## north
==> flow/design.v (excerpt) <==
module Module_Wrapper (
    input logic ACLK,
    input logic ARESETN,
    input  logic [31:0] AWADDR,
    input  logic AWVALID,
    output logic AWREADY,
    input  logic [31:0] WDATA,
    input  logic WVALID,
    output logic WREADY,
    output logic [1:0] BRESP,
    output logic BVALID,
    input  logic BREADY,
    output logic [1:0] SS,
    output logic MOSI,
    output logic SCLK,
    input  logic MISO
);
For scale: roughly 1900 cells after synthesis, roughly 79 I/O pins, ~34000 um^2 of cells after synthesis.
==> flow/config.mk <==
export PLATFORM = sky130hd
export DESIGN_NAME = Module_Wrapper
export DESIGN_NICKNAME = Module_Wrapper
export VERILOG_FILES = /design/flow/design.v
export SDC_FILE = /design/flow/constraint.sdc
export NUM_CORES = 4
export LEC_CHECK = 0
export ABC_AREA = 0
export CAP_MARGIN = 20
export CELL_PAD_IN_SITES_DETAIL_PLACEMENT = 1
export CORE_MARGIN = 10
export CORE_UTILIZATION = 34
export CTS_CLUSTER_DIAMETER = 104
export CTS_CLUSTER_SIZE = 25
export GPL_ROUTABILITY_DRIVEN = 0
export GPL_TIMING_DRIVEN = 0
export MAX_ROUTING_LAYER = met5
export PLACE_DENSITY_LB_ADDON = 0.02
export SETUP_SLACK_MARGIN = -0.25
export SLEW_MARGIN = 20
export TNS_END_PERCENT = 80
==> flow/constraint.sdc <==
create_clock -name core_clock -period 2.97 [get_ports {ACLK}]
set_input_delay 0.5940 -clock core_clock [delete_from_list [all_inputs] [get_ports {ACLK}]]
set_output_delay 0.5940 -clock core_clock [all_outputs]
set_load 0.01 [all_outputs]
run.sh (not shown) runs the stock make flow with config.mk's settings and CLKGATE_MAP_FILE=.
north: complete, dirty (negative setup slack)
Here is what was changed in the inputs of south compared with north.
Settings: PLACE_DENSITY_LB_ADDON removed (was 0.02); CORE_MARGIN changed from 10 to 2; GPL_ROUTABILITY_DRIVEN removed (was 0); TNS_END_PERCENT removed (was 80); CELL_PAD_IN_SITES_DETAIL_PLACEMENT removed (was 1); CORE_UTILIZATION changed from 34 to 70; MAX_ROUTING_LAYER removed (was met5); GPL_TIMING_DRIVEN removed (was 0); CTS_CLUSTER_DIAMETER removed (was 104); ABC_AREA removed (was 0); SETUP_SLACK_MARGIN changed from -0.25 to 0.55; CTS_CLUSTER_SIZE removed (was 25); the clock period (ns, I/O delays scaled along) changed from 2.97 to 2.18.
Findings:
south: flow complete, layout not clean; failing: negative setup slack
In south, the met2 track utilization from global routing came out 31 points above the value in north.
Number of placed cells counting well taps: south < north
Diff south and north: number of tap cells inserted higher in north
The run showing the smaller clock-pin transition on the worst setup and hold timing paths is south.
south vs north, classification of the worst-slack hold path: input pin to flip-flop vs flip-flop to flip-flop
Summary of south over north: total wirelength of the detailed-routed design +about 3.4%, overall power after layout up 65%, number of filler instances in the final layout -about 80%.
Relative to south, the following input files were edited for east:
Settings: a change of CORE_UTILIZATION from 70 to 8; a deleted SETUP_SLACK_MARGIN that had been 0.55; a change of the clock period (ns, I/O delays scaled along) from 2.18 to 10.8.
Findings:
Final checks on south, whose flow otherwise completed, came back failing, citing negative setup slack. east went all the way through the flow, and no timing, DRC or antenna check failed. In east relative to south, amount of wire on met2 after detailed routing had gone down by a few percent. Critical path's largest stage delay: higher on east. In the final design statistics, east uses more standard cells in total than south. Compared with south, in east setup slack went up, internal power of the cells fell 81%.
The inputs of west differ from those of east as listed below.
Settings: a change of CORE_UTILIZATION from 8 to 40; a change of the clock period (ns, I/O delays scaled along) from 10.8 to 4.34.
Findings:
west consumes more power than east does. Diff east -> west | global-route met3 utilization | increase of 2.2 points. Launch point of the critical path = master_inst.count[0]$_SDFFE_PN0P_: west; launch point of the critical path = master_inst.state[5]$_DFF_P_: east. Going from east to west, sequential logic power grew by more than 100%. Per the comparison of west with east, total detailed-routing wirelength down about 14%; XOR/XNOR share of the synthesized area comparable. Summary of the comparison: total area of multi-input combinational cells is higher in west, relative to east. Area of all placed cells without fillers: west vs east down 5200 um^2.
Edits applied to the flow inputs when going from west to middle:
Settings: changing CORE_UTILIZATION from 40 to 29; changing the clock period (ns, I/O delays scaled along) from 4.34 to 3.86.
## What came out
middle | stages: all done | timing, DRC, antenna: all pass
Routed wire length: west and middle compared, higher one is middle
Per the comparison of middle with west, synthesized-area fraction occupied by and/or/nand/nor cells level, number of cells after detailed placement moved up, combinational fraction of design power level, standard cell area after detailed placement moved up.
west has higher global routing usage on met3 than middle.
Count of plain and timing-repair buffers in the layout delta for middle relative to west: 7 higher
west and middle ended up with roughly the same worst clock skew on the final layout.
Diff west -> middle: global-route usage lower, switching part of the total roughly the same.

========
Setup of job 101:
Module_Wrapper again, from the RTL that the note above started with.
clock: 5.16 ns
lec_check: 0
cap_margin: 20
core_margin: 2
core_utilization: 67
setup_slack_margin: 1.41
slew_margin: 20
Job 101 | stages: all done | timing, DRC, antenna: all pass
#### Input delta (job 102 over job 101)
- a deleted SETUP_SLACK_MARGIN that had been 1.41
- a change of CORE_UTILIZATION from 67 to 40
- a change of the clock period (ns, I/O delays scaled along) from 5.16 to 3.86
## What came out
Job 102 reached the final stage; the timing, design-rule and antenna checks on its layout passed.
The normalized max-slew margin in job 102 was higher than what job 101 gave.
Changes observed in job 102 relative to job 101: power density relative to cell area increased 35%, global routing usage summed across all routing layers decreased 11 points, final routed wire length divided by cell count decreased about 16%, proportion of power drawn by the clock network increased 2.3 points.
Lower count of placed standard cells in the final layout, fillers left out among job 101 and job 102: job 101
The final instance area reported for job 102 is greater than that of job 101 by 1300 um^2.
Relative to job 101, the worst setup slack after layout of job 102 is lower by 1.22 ns.

========
## JK
Starting RTL as in the previous note.
clock: 7.0 ns
lec_check: 0
cap_margin: 20
cell_pad_in_sites_global_placement: 1
core_margin: 2
core_utilization: 48
cts_cluster_diameter: 34
gpl_routability_driven: 0
gpl_timing_driven: 0
max_routing_layer: met4
slew_margin: 20
#### Input delta (MS over JK)
Settings: MIN_ROUTING_LAYER newly set to met2; CTS_CLUSTER_DIAMETER removed (was 34); CELL_PAD_IN_SITES_GLOBAL_PLACEMENT removed (was 1); GPL_TIMING_DRIVEN removed (was 0); GPL_ROUTABILITY_DRIVEN removed (was 0); CORE_UTILIZATION changed from 48 to 40; the clock period (ns, I/O delays scaled along) changed from 7.0 to 3.4.
==> comparison <==
Measured against MS, the wire length of JK comes out at 1.13 times the reference value. [compare] base=JK new=MS: starting utilization of the core area -8.0 points, first-pass GRT wire length -about 9%. Compare MS and JK | cell area after layout lower: MS. reg2out as the kind of critical path was reported by MS, and in2reg by JK. Re total power: JK was lower than MS. The number of I/O pins on JK is in line with that on MS. Final setup skew: MS vs JK, no meaningful difference.
Input-level comparison between AL and MS:
Settings: CORE_UTILIZATION: 40 -> 72; MIN_ROUTING_LAYER: met2 -> unset; MAX_ROUTING_LAYER: met4 -> unset; SETUP_SLACK_MARGIN: unset -> -0.1; the clock period (ns, I/O delays scaled along): 3.4 -> 2.14.
==> results <==
Diff MS -> AL: portion of total power attributed to the clock network saw a decrease, buffer count excluding the clock tree in the final layout now larger, non-clock buffer area fraction after layout went up. Total cell area reported by yosys after synthesis came out exactly the same in MS and AL. The number of tap cells added at floorplan of AL is lower than that of MS. AL: all stages done; final checks FAILED (negative setup slack). On net load switching power, AL does worse than MS. The higher global-route usage of MS and AL is in AL. On AL: register-to-register slack is 0.73 ns lower than what MS gave. When AL is set beside MS, its number of global-route vias before repair turns out to be about 24% smaller.
Edits applied to the flow inputs when going from AL to TR:
Settings: setting ABC_AREA to 1 for the first time; setting MAX_ROUTING_LAYER to met5 for the first time; changing SETUP_SLACK_MARGIN from -0.1 to -0.09; setting CELL_PAD_IN_SITES_DETAIL_PLACEMENT to 0 for the first time; setting CTS_CLUSTER_DIAMETER to 188 for the first time; setting CTS_CLUSTER_SIZE to 15 for the first time; setting GPL_ROUTABILITY_DRIVEN to 0 for the first time; changing CAP_MARGIN from 20 to 40; setting TNS_END_PERCENT to 80 for the first time; setting PLACE_DENSITY_LB_ADDON to 0.06 for the first time.
### Flow results
Complete run, failing final checks: TR, reason negative setup slack. Combinational fraction of design power: AL and TR compared, lower one is AL. Core utilization down 3.4 points in TR wrt AL. Looking only at per-cell routed wire length, and setting everything else aside, the lower value of AL and TR goes to TR. The area of the die of TR exceeds that of AL by 1200 um^2. As of TR, via count had risen by more than 10% compared to AL. Synthesized cell count in TR vs AL: up 1064. The run showing the smaller clock-buffer cell count is TR. Re half-perimeter wire length after placement: AL was lower than TR. Sort AL and TR by clock power desc -> top: AL.

========
Starting RTL as in the previous note.
// Module_Wrapper
module Module_Wrapper (
    input logic ACLK,
    input logic ARESETN,
    input  logic [31:0] AWADDR,
    input  logic AWVALID,
    output logic AWREADY,
    input  logic [31:0] WDATA,
    input  logic WVALID,
    output logic WREADY,
    output logic [1:0] BRESP,
    output logic BVALID,
    input  logic BREADY,
    output logic [1:0] SS,
    output logic MOSI,
    output logic SCLK,
    input  logic MISO
);
export LEC_CHECK = 0
export ABC_AREA = 1
export CAP_MARGIN = 20
export CORE_MARGIN = 2
export CORE_UTILIZATION = 72
export CTS_CLUSTER_DIAMETER = 101
export CTS_CLUSTER_SIZE = 13
export PLACE_DENSITY_LB_ADDON = 0.1
export SETUP_SLACK_MARGIN = 1.25
export SLEW_MARGIN = 20
create_clock -name core_clock -period 4.74 [get_ports {ACLK}]
The first run finished with timing, DRC and antenna clean.
Then changed:
==> flow/config.mk (replaced) <==
export PLATFORM = sky130hd
export DESIGN_NAME = Module_Wrapper
export DESIGN_NICKNAME = Module_Wrapper
export VERILOG_FILES = /design/flow/design.v
export SDC_FILE = /design/flow/constraint.sdc
export NUM_CORES = 4
export LEC_CHECK = 0
export CAP_MARGIN = 20
export CORE_MARGIN = 2
export CORE_UTILIZATION = 72
export SETUP_SLACK_MARGIN = -0.11
export SLEW_MARGIN = 20
==> flow/constraint.sdc (replaced) <==
create_clock -name core_clock -period 2.14 [get_ports {ACLK}]
set_input_delay 0.4280 -clock core_clock [delete_from_list [all_inputs] [get_ports {ACLK}]]
set_output_delay 0.4280 -clock core_clock [all_outputs]
set_load 0.01 [all_outputs]
Effect: The new run finished but fails on setup timing. Power grows by 130%. Core utilization grows by 4.0 points. Setup slack is worse by 1.6 ns. Non-clock buffer count grows by 51. Die size shrinks by 2.4%. Clock-buffer cell count shrinks by 7. Global-route usage grows by 0.79 points. Critical path depth shrinks by 1.

========
## v16
Starting RTL as in the previous note.
export LEC_CHECK = 0
export ABC_AREA = 1
export CAP_MARGIN = 20
export CORE_MARGIN = 2
export CORE_UTILIZATION = 72
export CTS_CLUSTER_DIAMETER = 79
export PLACE_DENSITY_LB_ADDON = 0.3
export SETUP_SLACK_MARGIN = -0.1
export SLEW_MARGIN = 20
create_clock -name core_clock -period 2.14 [get_ports {ACLK}]
In v16 the implementation ran to completion but is not tape-out ready, as the final checks report negative setup slack.
## Diff of input files: v1 against v16
# v16
export LEC_CHECK = 0
export ABC_AREA = 1
export CAP_MARGIN = 20
export CORE_MARGIN = 2
export CORE_UTILIZATION = 72
export CTS_CLUSTER_DIAMETER = 79
export PLACE_DENSITY_LB_ADDON = 0.3
export SETUP_SLACK_MARGIN = -0.1
export SLEW_MARGIN = 20
create_clock -name core_clock -period 2.14 [get_ports {ACLK}]
# v1
export LEC_CHECK = 0
export ABC_AREA = 1
export CAP_MARGIN = 20
export CORE_MARGIN = 2
export CORE_UTILIZATION = 72
export CTS_CLUSTER_SIZE = 79
export SETUP_SLACK_MARGIN = -0.1
export SLEW_MARGIN = 20
create_clock -name core_clock -period 2.14 [get_ports {ACLK}]
- Status v1: flow complete, layout not clean - negative setup slack
- Per the comparison of v1 with v16, overall track demand over capacity in global routing down 4.4 points, final worst hold slack down 31 ps, iteration-0 DRC count of the detailed router down 1371, number of inserted filler cells in the final layout up 386.
- Share of the cycle needed by the critical path after routing (higher): v16
- v16 → v1: flip-flop and latch area saw little to no change, power went up 1.1%, wire length on met1 went down by about 3%, number of placed instances, taps included dropped about 1.3%.

========
run 1:
Starting RTL as in the previous note.
==> flow/design.v (excerpt) <==
module Module_Wrapper (
    input logic ACLK,
    input logic ARESETN,
    input  logic [31:0] AWADDR,
    input  logic AWVALID,
    output logic AWREADY,
    input  logic [31:0] WDATA,
    input  logic WVALID,
    output logic WREADY,
    output logic [1:0] BRESP,
    output logic BVALID,
    input  logic BREADY,
    output logic [1:0] SS,
    output logic MOSI,
    output logic SCLK,
    input  logic MISO
);
clock: 2.15 ns
lec_check: 0
abc_area: 1
cap_margin: 20
core_margin: 2
core_utilization: 72
cts_cluster_diameter: 367
slew_margin: 20
Run 1 had finished all stages when the layout checks came back failing, citing negative setup slack.
What run 2 does differently from run 1 at the input level:
diff --git a/flow/config.mk b/flow/config.mk
--- a/flow/config.mk
+++ b/flow/config.mk
@@ -9 +9,2 @@
-export CAP_MARGIN = 20
+export CAP_MARGIN = 0
+export CORE_ASPECT_RATIO = 1.42
@@ -12,0 +14 @@
+export CTS_CLUSTER_SIZE = 10
- Going from run 1 to run 2, final design instance area without fill saw an increase, power share of the clock group saw an increase.
- Although run 2 finished all stages, its layout failed final checks on negative setup slack.
- Run 2 vs run 1: cell count up in run 2
Setup changes, run 2 to run 3
diff --git a/flow/config.mk b/flow/config.mk
--- a/flow/config.mk
+++ b/flow/config.mk
@@ -9,2 +9 @@
-export CAP_MARGIN = 0
-export CORE_ASPECT_RATIO = 1.42
+export CAP_MARGIN = 20
@@ -13,2 +12 @@
-export CTS_CLUSTER_DIAMETER = 367
-export CTS_CLUSTER_SIZE = 10
+export CTS_CLUSTER_DIAMETER = 101
==> flow/constraint.sdc <==
create_clock -name core_clock -period 4.74 [get_ports {ACLK}]
set_input_delay 0.9480 -clock core_clock [delete_from_list [all_inputs] [get_ports {ACLK}]]
set_output_delay 0.9480 -clock core_clock [all_outputs]
set_load 0.01 [all_outputs]
## What came out
Run 3: full flow OK, the timing, design-rule and antenna checks passed
Diff run 2 -> run 3: non-clock buffer total of the final layout dropped 68; worst setup slack climbed 1.35 ns; global-route wire length before repair dropped 6.4%.
Going from run 2 to run 3, critical path depth fell by 1, internal power of the cells went down by 15000 µW, post-layout utilization of the core now smaller, area taken by flip-flops and latches saw little to no change, ratio of total power to cell area fell 54%.
On met1 wire length: between run 2 and run 3, it ends up lower for run 2.
On logic gate share of total power, the lower figure sits with run 3, not run 2.
Run 2 vs run 3, critical path launch point: ss_fifo_inst.wr_ptr_gry[1] vs tx_fifo_inst.wr_ptr_gry[2]
The following lists how run 4 was set up differently from run 3:
diff --git a/flow/config.mk b/flow/config.mk
--- a/flow/config.mk
+++ b/flow/config.mk
@@ -8 +7,0 @@
-export ABC_AREA = 1
@@ -11,2 +10 @@
-export CORE_UTILIZATION = 72
-export CTS_CLUSTER_DIAMETER = 101
+export CORE_UTILIZATION = 40
==> flow/constraint.sdc <==
create_clock -name core_clock -period 7.0 [get_ports {ACLK}]
set_input_delay 1.4000 -clock core_clock [delete_from_list [all_inputs] [get_ports {ACLK}]]
set_output_delay 1.4000 -clock core_clock [all_outputs]
set_load 0.01 [all_outputs]
## What came out
- Diff run 3..run 4 | count of unresolved DRC violations after routing | unchanged
- The synthesized instance count reported for run 4 is smaller than that of run 3 by 1064.
- Compared with run 3, in run 4 total of clock buffers placed in the layout climbed 5; register cell area after layout now sits at about the same level; non-clock buffer count down 7.4%; post-CTS setup repair buffer count level.
- Summary of run 4 over run 3: maximum number of pins on one net before global-route repair went down 97; power drawn by the sequential cells went down 32%; die size went up 74%; area after synthesis went down about 2.5%; overall power went down about 30%.
Power figures rest on the tool's default switching activity, not on a simulated workload.
